==> inputs of run Y <==
Design v_tile, start of the top module:
module v_tile #(
    parameter width = 16,  
    parameter num_inputs = 4,  
    parameter num_regs = 16,  
    parameter total_inputs = num_inputs + num_inputs  
) (
    input wire clk,
    input wire reset,
    input wire on_off,  
    input wire write_en1,  
    output wire write_rdy1,
    input wire [num_inputs*width-1:0] w_data_in1,  
    output wire write_ack1,
    input wire write_en2,  
    output wire write_rdy2,
    input wire [num_inputs*width-1:0] w_data_in2,  
    output wire write_ack2,
    input wire write_en3,  
    output wire write_rdy3,
    input wire [width-1:0] w_data_in3,
    output wire write_ack3,
    output wire [num_inputs*width-1:0] adder_outputs,  
    output wire [3:0] dest_info,
    output wire adder_ack
);
    wire [total_inputs*width-1:0] adder_inputs;
    wire on_off_vector_fu;
    wire [15:0] config_in;
    mem #(
        .width(width),
        .num_regs(num_regs),
        .num_inputs(num_inputs)
    ) mem_inst (
        .clk(clk),
        .reset(reset),
        .on_off(on_off),
        .write_en1(write_en1),
        .write_rdy1(write_rdy1),
        .w_data_in1(w_data_in1),
        .write_ack1(write_ack1),
        .write_en2(write_en2),
        .write_rdy2(write_rdy2),
        .w_data_in2(w_data_in2),
        .write_ack2(write_ack2),
        .write_en3(write_en3),
        .write_rdy3(write_rdy3),
        .w_data_in3(w_data_in3),
        .write_ack3(write_ack3),
        .config_in(config_in),
        .adder_inputs(adder_inputs),
        .on_off_vector_fu(on_off_vector_fu)
    );
    adder_fu #(
        .width(width),
        .num_inputs(num_inputs)
    ) adder_fu_inst (
        .clk(clk),
        .reset(reset),
        .inputs(adder_inputs),  
        .on_off(on_off_vector_fu),  
        .config_in(config_in),
        .outputs(adder_outputs),
        .dest_info(dest_info),
        .ack(adder_ack)
    );
endmodule
Settings: LEC_CHECK=0, CAP_MARGIN=20, CELL_PAD_IN_SITES_DETAIL_PLACEMENT=0, CORE_MARGIN=2, CORE_UTILIZATION=70, CTS_CLUSTER_DIAMETER=29, CTS_CLUSTER_SIZE=48, MAX_ROUTING_LAYER=met5, PLACE_DENSITY_LB_ADDON=0.25, SETUP_SLACK_MARGIN=1.31, SLEW_MARGIN=40, TNS_END_PERCENT=45; clock period 4.74 ns.
run.sh (not shown) runs the stock make flow with config.mk's settings and CLKGATE_MAP_FILE=.
==> inputs of run K, as changes to run Y <==
==> flow/config.mk (replaced) <==
export PLATFORM = sky130hd
export DESIGN_NAME = v_tile
export DESIGN_NICKNAME = v_tile
export VERILOG_FILES = /design/flow/design.v
export SDC_FILE = /design/flow/constraint.sdc
export NUM_CORES = 4
export LEC_CHECK = 0
export ABC_AREA = 1
export CAP_MARGIN = 20
export CELL_PAD_IN_SITES_DETAIL_PLACEMENT = 0
export CORE_MARGIN = 7
export CORE_UTILIZATION = 70
export CTS_CLUSTER_SIZE = 90
export MAX_ROUTING_LAYER = met5
export SLEW_MARGIN = 40
export TNS_END_PERCENT = 45
==> flow/constraint.sdc (replaced) <==
create_clock -name core_clock -period 5.92 [get_ports {clk}]
set_input_delay 1.1840 -clock core_clock [delete_from_list [all_inputs] [get_ports {clk}]]
set_output_delay 1.1840 -clock core_clock [all_outputs]
set_load 0.01 [all_outputs]
==> comparison table <==
                                                                           run K                      run Y
Synth Area in Simple Gates                                                 0.268                      0.284
Status                                                   complete, no violations  aborted with a tool error
Last stage reached                                                             -                    4_1_cts
Cells in synth_stat.txt                                                     1831                       1483
Register area share after synthesis                                        0.358                      0.370
Netlist area before placement                                        12000 sq um                11600 sq um
Vertical extent of the die                                           145 microns                133 microns
Chip footprint                                                       21000 sq um                17700 sq um
Mux share                                                                      0                    0.00193
Cells after synthesis                                                       1831                       1483
Die boundary width                                                   145 microns                133 microns
Distinct cell type count of the synthesized netlist                           40                         75
Worst slack after detailed placement                                     1.10 ns                 -0.0530 ns
Yosys xor share                                                          0.00219                     0.0474
Area fraction of the dominant cell type after synthesis                    0.358                      0.370
Post-Syn Area per Cell                                                6.57 sq um                 7.85 sq um

* * *

==> inputs of run a <==
Starting RTL as in the previous note.
Settings: LEC_CHECK=0, CAP_MARGIN=20, CELL_PAD_IN_SITES_DETAIL_PLACEMENT=0, CORE_MARGIN=2, CORE_UTILIZATION=65, CTS_CLUSTER_SIZE=90, MAX_ROUTING_LAYER=met5, PLACE_DENSITY_LB_ADDON=0.25, SLEW_MARGIN=40, TNS_END_PERCENT=45; clock period 3.78 ns.
==> inputs of run b, as changes to run a <==
==> flow/config.mk (replaced) <==
export PLATFORM = sky130hd
export DESIGN_NAME = v_tile
export DESIGN_NICKNAME = v_tile
export VERILOG_FILES = /design/flow/design.v
export SDC_FILE = /design/flow/constraint.sdc
export NUM_CORES = 4
export LEC_CHECK = 0
export CAP_MARGIN = 20
export CORE_MARGIN = 2
export CORE_UTILIZATION = 66
export HOLD_SLACK_MARGIN = -0.1
export MAX_ROUTING_LAYER = met4
export SLEW_MARGIN = 20
export TNS_END_PERCENT = 55
==> flow/constraint.sdc (replaced) <==
create_clock -name core_clock -period 3.63 [get_ports {clk}]
set_input_delay 0.7260 -clock core_clock [delete_from_list [all_inputs] [get_ports {clk}]]
set_output_delay 0.7260 -clock core_clock [all_outputs]
set_load 0.01 [all_outputs]
==> results.txt <==
run results: M1 GR Usage=0.8368, die area=0.01899 mm2, status=aborted with a tool error, Stopped at=5_1_grt, M3 GR Usage=0.7263, Err=[ERROR GRT-0232] Routing congestion too high. Check the congestion heatmap in the GUI., post-place setup slack=-0.9723 ns, M2 GR Usage=1.219, setup bufs post-CTS=10, PostCTS Resize Cnt=31, chip width=between 100 and 150 um
Source of the figures above: run a

==> results.txt <==
run results: status=aborted with a tool error, Stopped at=5_1_grt, Err=[ERROR GRT-0232] Routing congestion too high. Check the congestion heatmap in the GUI., setup bufs post-CTS=6, M1 GR Usage=0.8933, die area=0.01871 mm2, M3 GR Usage=0.7559
Source of the figures above: run b


* * *

==> willow <==
==> flow/design.v <==
module regfile #(
    parameter width = 16, 
    parameter num_regs = 16, 
    parameter num_inputs = 4,
    parameter total_inputs = num_inputs + num_inputs)(
    input wire clk,
    input wire reset,
    input wire ren,
    output reg [(total_inputs+1)*width-1:0] r_data,
    output reg r_data_vld,
    input wire wen1,
    input wire [num_inputs*width-1:0] w_data1,
    output reg wr_ack1,
    input wire wen2,
    input wire [num_inputs*width-1:0] w_data2,
    output reg wr_ack2,
    input wire wen3,
    input wire [width-1:0] w_data3,
    output reg wr_ack3
);
    reg [width-1:0] registers [0:num_regs-1];
    always @(*) begin
        if (ren) begin
            for (int i = 0; i <= total_inputs; i += 1 ) begin
                r_data[i*width +: width] = registers[i];  
            end
            r_data_vld = 1'b1;
        end else begin
            for (int i = 0; i <= total_inputs; i += 1) begin
                r_data[i*width +: width] = {width{1'b0}};  
            end
            r_data_vld = 1'b0;
        end
    end
    always @(posedge clk) begin
        wr_ack1 <= 1'b0;
        wr_ack2 <= 1'b0;
        wr_ack3 <= 1'b0;
        if (reset) begin
            for (int i = 0; i < num_regs; i = i + 1) begin
                registers[i] <= {width{1'b0}};
            end
        end else if (!ren) begin
            if (wen1) begin
                for (int i = 0; i < num_inputs; i += 1) begin
                    registers[i] <= w_data1[i*width +: width]; 
                end
                wr_ack1 <= 1'b1;
            end
            if (wen2) begin
                for (int i = 0; i < num_inputs; i += 1) begin
                    registers[i + num_inputs] <= w_data2[i*width +: width]; 
                end
                wr_ack2 <= 1'b1;
            end
            if (wen3) begin
                registers[total_inputs] <= w_data3;
                wr_ack3 <= 1'b1;
            end
        end
    end
endmodule
`timescale 1ns/1ps
module mem #(
    parameter width = 16,
    parameter num_regs = 16,
    parameter num_inputs = 4,
    parameter total_inputs = num_inputs + num_inputs
) (
    input wire clk,
    input wire reset,
    input wire on_off,  
    input wire write_en1,  
    output reg write_rdy1,
    input wire [num_inputs*width-1:0] w_data_in1,
    output wire write_ack1,
    input wire write_en2,  
    output reg write_rdy2,
    input wire [num_inputs*width-1:0] w_data_in2,
    output wire write_ack2,
    input wire write_en3,  
    output reg write_rdy3,
    input wire [width-1:0] w_data_in3,
    output wire write_ack3,
    output wire [width-1:0] config_in,
    output wire [total_inputs*width-1:0] adder_inputs,
    output wire on_off_vector_fu,  
    output wire r_data_vld
);
    reg write_reg_en1, write_reg_en2, write_reg_en3;
    wire [(total_inputs+1)*width-1:0] r_data_out;
    wire read_reg_en, writing;
    wire write_ack_wire1, write_ack_wire2, write_ack_wire3;
    always @(posedge clk) begin
        if (reset) begin
            write_reg_en1 <= 0;
            write_reg_en2 <= 0;
            write_reg_en3 <= 0;
            write_rdy1 <= 1'b1;
            write_rdy2 <= 1'b1;
            write_rdy3 <= 1'b1;
        end else begin
            write_reg_en1 <= 0;
            write_reg_en2 <= 0;
            write_reg_en3 <= 0;
            if (!on_off) begin
                write_rdy1 <= (!write_en1) ? 1'b1 : 1'b0;
                write_rdy2 <= (!write_en2) ? 1'b1 : 1'b0;
                write_rdy3 <= (!write_en3) ? 1'b1 : 1'b0;
                if (write_en1 && !write_ack1) 
                    write_reg_en1 <= 1;
                if (write_en2 && !write_ack2) 
                    write_reg_en2 <= 1;
                if (write_en3 && !write_ack3) 
                    write_reg_en3 <= 1;
            end else begin
                write_rdy1 <= 1'b0;
                write_rdy2 <= 1'b0;
                write_rdy3 <= 1'b0;
            end
        end
    end
    assign writing = (write_en1 || write_en2 || write_en3);
    assign write_ack1 = write_ack_wire1;
    assign write_ack2 = write_ack_wire2;
    assign write_ack3 = write_ack_wire3;
    assign on_off_vector_fu = on_off && !writing;
    assign read_reg_en = on_off_vector_fu;
    assign config_in = r_data_out[total_inputs*width +: width];
    genvar i;
    generate
        for (i = 0; i < total_inputs; i = i + 1) begin
            assign adder_inputs[i*width +: width] = r_data_out[i*width +: width];
        end
    endgenerate
    regfile #(
        .width(width),
        .num_regs(num_regs),
        .num_inputs(num_inputs)
    ) regfile1 (
        .clk(clk),
        .reset(reset),
        .ren(read_reg_en),
        .r_data(r_data_out),
        .r_data_vld(r_data_vld),
        .wen1(write_reg_en1),
        .w_data1(w_data_in1),
        .wr_ack1(write_ack_wire1),
        .wen2(write_reg_en2),
        .w_data2(w_data_in2),
        .wr_ack2(write_ack_wire2),
        .wen3(write_reg_en3),
        .w_data3(w_data_in3),
        .wr_ack3(write_ack_wire3)
    );
endmodule
module half_adder #(parameter width = 16) (
    input wire clk,
    input wire reset,
    input wire [width-1:0] a,
    input wire [width-1:0] b,
    output reg [width-1:0] c,
    output reg carry_out,
    output reg ack,
    input wire on_off
);
    always @(posedge clk) begin
        if (reset || !on_off) begin
            c <= {width{1'b0}};
            carry_out <= 1'b0;
            ack <= 1'b0;
        end else begin
            {carry_out, c} = a + b;
            ack <= 1'b1;
        end
    end
endmodule
module full_adder #(parameter width = 16) (
    input wire clk,
    input wire reset,
    input wire [width-1:0] a,
    input wire [width-1:0] b,
    input wire carry_in,
    output reg [width-1:0] c,
    output reg carry_out,
    output reg ack,
    input wire carry_listen,
    input wire on_off
);
    always @(posedge clk) begin
        if (reset || !on_off) begin
            c <= {width{1'b0}};
            carry_out <= 1'b0;
            ack <= 1'b0;
        end else begin
            if (carry_listen) begin
                {carry_out, c} = a + b + carry_in;
                ack <= 1'b1;
            end else begin
                {carry_out, c} = a + b;
                ack <= 1'b1;
            end
        end
    end
endmodule
`timescale 1ns/1ps
module adder_fu #(
    parameter width = 16,
    parameter num_inputs = 4,
    parameter total_inputs = num_inputs + num_inputs
) (
    input wire clk,
    input wire reset,
    input wire [total_inputs*width-1:0] inputs,
    input wire on_off,
    input wire [15:0] config_in,
    output wire [num_inputs*width-1:0] outputs,
    output wire [3:0] dest_info,
    output wire ack
);
    wire carry1, carry2, carry3, carry4;
    wire ack1, ack2, ack3, ack4;
    reg a1_on_off, a2_on_off, a3_on_off, a4_on_off;
    wire [1:0] adder_config;
    assign adder_config = config_in[1:0];
    assign dest_info = config_in[5:2];
    always @(posedge clk) begin
        if (reset) begin
            a1_on_off <= 1'b0;
            a2_on_off <= 1'b0;
            a3_on_off <= 1'b0;
            a4_on_off <= 1'b0;
        end else if (on_off) begin
            case (adder_config)
                2'd0: begin  
                    a1_on_off <= 1'b1;
                    a2_on_off <= 1'b1;
                    a3_on_off <= 1'b1;
                    a4_on_off <= 1'b1;
                end
                2'd1: begin  
                    a1_on_off <= 1'b1;
                    a2_on_off <= a1_on_off;
                    a3_on_off <= 1'b1;
                    a4_on_off <= a3_on_off;
                end
                2'd3: begin  
                    a1_on_off <= 1'b1;
                    a2_on_off <= a1_on_off;
                    a3_on_off <= a2_on_off;
                    a4_on_off <= a3_on_off;
                end
                default: begin
                    a1_on_off <= 1'b0;
                    a2_on_off <= 1'b0;
                    a3_on_off <= 1'b0;
                    a4_on_off <= 1'b0;
                end
            endcase
        end else begin
                a1_on_off <= 1'b0;
                a2_on_off <= 1'b0;
                a3_on_off <= 1'b0;
                a4_on_off <= 1'b0;
        end
    end
    assign ack = ack4;
    half_adder #( .width(width) ) adder1 (
        .clk(clk),
        .reset(reset),
        .a(inputs[0*width +: width]),
        .b(inputs[4*width +: width]),
        .c(outputs[0*width +: width]),
        .carry_out(carry1),
        .ack(ack1),
        .on_off(a1_on_off)
    );
    full_adder #( .width(width) ) adder2 (
        .clk(clk),
        .reset(reset),
        .a(inputs[1*width +: width]),
        .b(inputs[5*width +: width]),
        .c(outputs[1*width +: width]),
        .carry_in(carry1),
        .carry_out(carry2),
        .carry_listen(config_in[0]),
        .on_off(a2_on_off),
        .ack(ack2)
    );
    full_adder #( .width(width) ) adder3 (
        .clk(clk),    
        .reset(reset),
        .a(inputs[2*width +: width]),
        .b(inputs[6*width +: width]),
        .c(outputs[2*width +: width]),
        .carry_in(carry2),
        .carry_out(carry3),
        .carry_listen(config_in[1]),
        .on_off(a3_on_off),
        .ack(ack3)
    );
    full_adder #( .width(width) ) adder4 (
        .clk(clk),
        .reset(reset),
        .a(inputs[3*width +: width]),
        .b(inputs[7*width +: width]),
        .c(outputs[3*width +: width]),
        .carry_in(carry3),
        .carry_out(carry4),
        .carry_listen(config_in[0]),
        .on_off(a4_on_off),
        .ack(ack4)
    );
endmodule
`timescale 1ns/1ps
module v_tile #(
    parameter width = 16,  
    parameter num_inputs = 4,  
    parameter num_regs = 16,  
    parameter total_inputs = num_inputs + num_inputs  
) (
    input wire clk,
    input wire reset,
    input wire on_off,  
    input wire write_en1,  
    output wire write_rdy1,
    input wire [num_inputs*width-1:0] w_data_in1,  
    output wire write_ack1,
    input wire write_en2,  
    output wire write_rdy2,
    input wire [num_inputs*width-1:0] w_data_in2,  
    output wire write_ack2,
    input wire write_en3,  
    output wire write_rdy3,
    input wire [width-1:0] w_data_in3,
    output wire write_ack3,
    output wire [num_inputs*width-1:0] adder_outputs,  
    output wire [3:0] dest_info,
    output wire adder_ack
);
    wire [total_inputs*width-1:0] adder_inputs;
    wire on_off_vector_fu;
    wire [15:0] config_in;
    mem #(
        .width(width),
        .num_regs(num_regs),
        .num_inputs(num_inputs)
    ) mem_inst (
        .clk(clk),
        .reset(reset),
        .on_off(on_off),
        .write_en1(write_en1),
        .write_rdy1(write_rdy1),
        .w_data_in1(w_data_in1),
        .write_ack1(write_ack1),
        .write_en2(write_en2),
        .write_rdy2(write_rdy2),
        .w_data_in2(w_data_in2),
        .write_ack2(write_ack2),
        .write_en3(write_en3),
        .write_rdy3(write_rdy3),
        .w_data_in3(w_data_in3),
        .write_ack3(write_ack3),
        .config_in(config_in),
        .adder_inputs(adder_inputs),
        .on_off_vector_fu(on_off_vector_fu)
    );
    adder_fu #(
        .width(width),
        .num_inputs(num_inputs)
    ) adder_fu_inst (
        .clk(clk),
        .reset(reset),
        .inputs(adder_inputs),  
        .on_off(on_off_vector_fu),  
        .config_in(config_in),
        .outputs(adder_outputs),
        .dest_info(dest_info),
        .ack(adder_ack)
    );
endmodule
==> flow/run.sh <==
#!/bin/bash
# the make line also repeats each setting of config.mk as NAME=value (left out here)
make -C /OpenROAD-flow-scripts/flow DESIGN_CONFIG=/design/flow/config.mk WORK_HOME=/design/flow/orfs CLKGATE_MAP_FILE= finish
==> flow/config.mk <==
export PLATFORM = sky130hd
export DESIGN_NAME = v_tile
export DESIGN_NICKNAME = v_tile
export VERILOG_FILES = /design/flow/design.v
export SDC_FILE = /design/flow/constraint.sdc
export NUM_CORES = 4
export LEC_CHECK = 0
export ABC_AREA = 1
export CAP_MARGIN = 20
export CORE_ASPECT_RATIO = 1.43
export CORE_MARGIN = 2
export CORE_UTILIZATION = 72
export CTS_CLUSTER_DIAMETER = 326
export CTS_CLUSTER_SIZE = 10
export SETUP_SLACK_MARGIN = 0.57
export SLEW_MARGIN = 40
==> flow/constraint.sdc <==
create_clock -name core_clock -period 1.88 [get_ports {clk}]
set_input_delay 0.3760 -clock core_clock [delete_from_list [all_inputs] [get_ports {clk}]]
set_output_delay 0.3760 -clock core_clock [all_outputs]
set_load 0.01 [all_outputs]
==> garnet: changes against willow <==
Settings changed: CAP_MARGIN 20 to 0, CELL_PAD_IN_SITES_DETAIL_PLACEMENT set to 0, CORE_ASPECT_RATIO 1.43 to unset, CORE_MARGIN 2 to 7, CORE_UTILIZATION 72 to 70, CTS_CLUSTER_DIAMETER 326 to unset, CTS_CLUSTER_SIZE 10 to 90, MAX_ROUTING_LAYER set to met5, SETUP_SLACK_MARGIN 0.57 to 0.83, TNS_END_PERCENT set to 45.
==> flow/constraint.sdc (replaced) <==
create_clock -name core_clock -period 5.92 [get_ports {clk}]
set_input_delay 1.1840 -clock core_clock [delete_from_list [all_inputs] [get_ports {clk}]]
set_output_delay 1.1840 -clock core_clock [all_outputs]
set_load 0.01 [all_outputs]
==> harbor: changes against willow <==
Settings changed: ABC_AREA 1 to unset, CORE_ASPECT_RATIO 1.43 to unset, CORE_UTILIZATION 72 to 60, CTS_CLUSTER_DIAMETER 326 to unset, CTS_CLUSTER_SIZE 10 to unset, SETUP_SLACK_MARGIN 0.57 to unset, SLEW_MARGIN 40 to 20, TNS_END_PERCENT set to 55.
==> flow/constraint.sdc (replaced) <==
create_clock -name core_clock -period 3.63 [get_ports {clk}]
set_input_delay 0.7260 -clock core_clock [delete_from_list [all_inputs] [get_ports {clk}]]
set_output_delay 0.7260 -clock core_clock [all_outputs]
set_load 0.01 [all_outputs]
==> comparison table <==
quantity                                                                       willow                   garnet           harbor
Wirelength per Cell                                                                 -                 17.07 µm         19.14 µm
Tool warning count                                                                  -                       41               40
Total Negative Setup Slacks                                                         -                     0 ps        -242.2 ps
Arr. time, crit path                                                                -                  3580 ps          4100 ps
Resized cells post-CTS                                                              -                        0               28
Simple logic cell fraction of the synthesized area                             26.81%                   26.81%           28.39%
Vias in the first global route                                                      -                    12810            12580
Worst hold margin                                                                   -                 432.3 ps         450.1 ps
Run status                                                     stopped before the end  complete, no violations  failed layout checks
Stage where the flow stopped                        detailed placement (3_5_place_dp)                        -                -
Reasons for failing layout checks                                                   -                        -     setup timing
Detailed placement HPWL                                                             -                 25580 µm         25560 µm
Worst R2R Setup Slack                                                               -                  2970 ps           330 ps
Post-CTS Hold Fix Bufs                                                              -                        0                0
Number of buffers created by CTS                                                    -                       23               23
Num tapcells                                                                        -                      220              260
Setup WS pre-CTS                                                                    -                  1101 ps        -844.2 ps
Syn Inst Count                                                                   1831                     1831             1483
